== exp/amber ==
Design lc4_core, start of the top module:
module lc4_core
   (input  wire        clk,
    input  wire        rst,
    output wire [15:0] o_cur_pc,
    input  wire [15:0] i_cur_insn,
    output wire [15:0] o_dmem_addr,
    input  wire [15:0] i_cur_dmem_data,
    output wire        o_dmem_we,
    output wire [15:0] o_dmem_towrite,
    output wire [1:0]  test_stall,
    output wire [15:0] test_cur_pc,
    output wire [15:0] test_cur_insn,
    output wire        test_regfile_we,
    output wire [2:0]  test_regfile_wsel,
    output wire [15:0] test_regfile_data,
    output wire        test_nzp_we,
    output wire [2:0]  test_nzp_new_bits,
    output wire        test_dmem_we,
    output wire [15:0] test_dmem_addr,
    output wire [15:0] test_dmem_data
    );
   wire [7:0] led_unused;
   lc4_processor proc (.clk(clk), .rst(rst), .gwe(1'b1),
                       .o_cur_pc(o_cur_pc), .i_cur_insn(i_cur_insn),
                       .o_dmem_addr(o_dmem_addr), .i_cur_dmem_data(i_cur_dmem_data),
                       .o_dmem_we(o_dmem_we), .o_dmem_towrite(o_dmem_towrite),
                       .test_stall(test_stall), .test_cur_pc(test_cur_pc),
                       .test_cur_insn(test_cur_insn), .test_regfile_we(test_regfile_we),
                       .test_regfile_wsel(test_regfile_wsel), .test_regfile_data(test_regfile_data),
                       .test_nzp_we(test_nzp_we), .test_nzp_new_bits(test_nzp_new_bits),
                       .test_dmem_we(test_dmem_we), .test_dmem_addr(test_dmem_addr),
                       .test_dmem_data(test_dmem_data),
                       .switch_data(8'd0), .led_data(led_unused));
endmodule
Size in the first run: about 6200 cells after synthesis, about 46000 µm² of cells after synthesis.
Settings: LEC_CHECK=0, CAP_MARGIN=20, CELL_PAD_IN_SITES_GLOBAL_PLACEMENT=2, CORE_MARGIN=2, CORE_UTILIZATION=31, CTS_CLUSTER_DIAMETER=40, GPL_TIMING_DRIVEN=0, PLACE_DENSITY=0.66, SLEW_MARGIN=20; clock period 40.0 ns.
run.sh (not shown) runs the stock make flow with config.mk's settings and CLKGATE_MAP_FILE=.
Both conditions hold for exp/amber: the flow ran to the end and the final layout passed the timing, design-rule and antenna checks.
What exp/ember does differently from exp/amber at the input level:
# exp/amber
export LEC_CHECK = 0
export CAP_MARGIN = 20
export CELL_PAD_IN_SITES_GLOBAL_PLACEMENT = 2
export CORE_MARGIN = 2
export CORE_UTILIZATION = 31
export CTS_CLUSTER_DIAMETER = 40
export GPL_TIMING_DRIVEN = 0
export PLACE_DENSITY = 0.66
export SLEW_MARGIN = 20
create_clock -name core_clock -period 40.0 [get_ports {clk}]
# exp/ember
export LEC_CHECK = 0
export CAP_MARGIN = 20
export CORE_MARGIN = 2
export CORE_UTILIZATION = 65
export MAX_ROUTING_LAYER = met4
export SLEW_MARGIN = 20
create_clock -name core_clock -period 26.9 [get_ports {clk}]
--- outcome ---
Tool error GRT-0232 stopped exp/ember during 5_1_grt; no final results.
Higher chip height among exp/ember and exp/amber: exp/amber
exp/amber → exp/ember: TritonCTS sink count roughly the same; number of post-CTS setup repair buffers moved up; number of gates resized after cts increased by 95% relative to the old numbers; number of cells produced by synthesis ~0 delta; die area decreased about 50%.
Comparing exp/ember and exp/amber, total number of H-tree levels is higher on exp/amber.
The total cell area reported by yosys after synthesis of exp/ember and that of exp/amber are within noise of each other.
Standard cell area after detailed placement (higher): exp/ember
Setup changes, exp/ember to exp/umber
# exp/ember
export LEC_CHECK = 0
export CAP_MARGIN = 20
export CORE_MARGIN = 2
export CORE_UTILIZATION = 65
export MAX_ROUTING_LAYER = met4
export SLEW_MARGIN = 20
create_clock -name core_clock -period 26.9 [get_ports {clk}]
# exp/umber
export LEC_CHECK = 0
export CAP_MARGIN = 20
export CORE_MARGIN = 2
export CORE_UTILIZATION = 40
export SLEW_MARGIN = 20
create_clock -name core_clock -period 40.0 [get_ports {clk}]
[summary]
- exp/umber: full flow OK, the timing, design-rule and antenna checks passed
- Post-synthesis share of cell area spent on and-or and or-and gates essentially unchanged between exp/umber and exp/ember.
- Sort exp/umber and exp/ember by cell count after placement desc -> top: exp/ember
- Between exp/ember and exp/umber, the flow reports die boundary width increasing by more than a quarter.
- The die height in exp/umber is 1.3 times that in exp/ember.
- The die size number comes out lower for exp/ember vs exp/umber.
What exp/tundra does differently from exp/umber at the input level:
# exp/umber
export LEC_CHECK = 0
export CAP_MARGIN = 20
export CORE_MARGIN = 2
export CORE_UTILIZATION = 40
export SLEW_MARGIN = 20
create_clock -name core_clock -period 40.0 [get_ports {clk}]
# exp/tundra
export LEC_CHECK = 0
export ABC_AREA = 1
export CAP_MARGIN = 20
export CORE_MARGIN = 2
export CORE_UTILIZATION = 58
export CTS_CLUSTER_DIAMETER = 253
export SLEW_MARGIN = 20
create_clock -name core_clock -period 24.7 [get_ports {clk}]
Notes after the runs:
Diff exp/umber -> exp/tundra | die area | down by more than a quarter. Measured against each other, exp/umber and exp/tundra differ in total negative slack, the higher figure coming from exp/umber. exp/tundra against exp/umber; area used by multi-input combinational logic is down by a little under 10%. Changes observed in exp/tundra relative to exp/umber: summed area of non-filler cells in the final layout higher, via count of the routed design grew by about 9%, placed wire-length estimate shows a reduction of 16%. Compared to exp/umber, exp/tundra has number of buffers added for setup after CTS 212 higher. exp/tundra had finished all stages when the layout checks came back failing, citing negative setup slack.
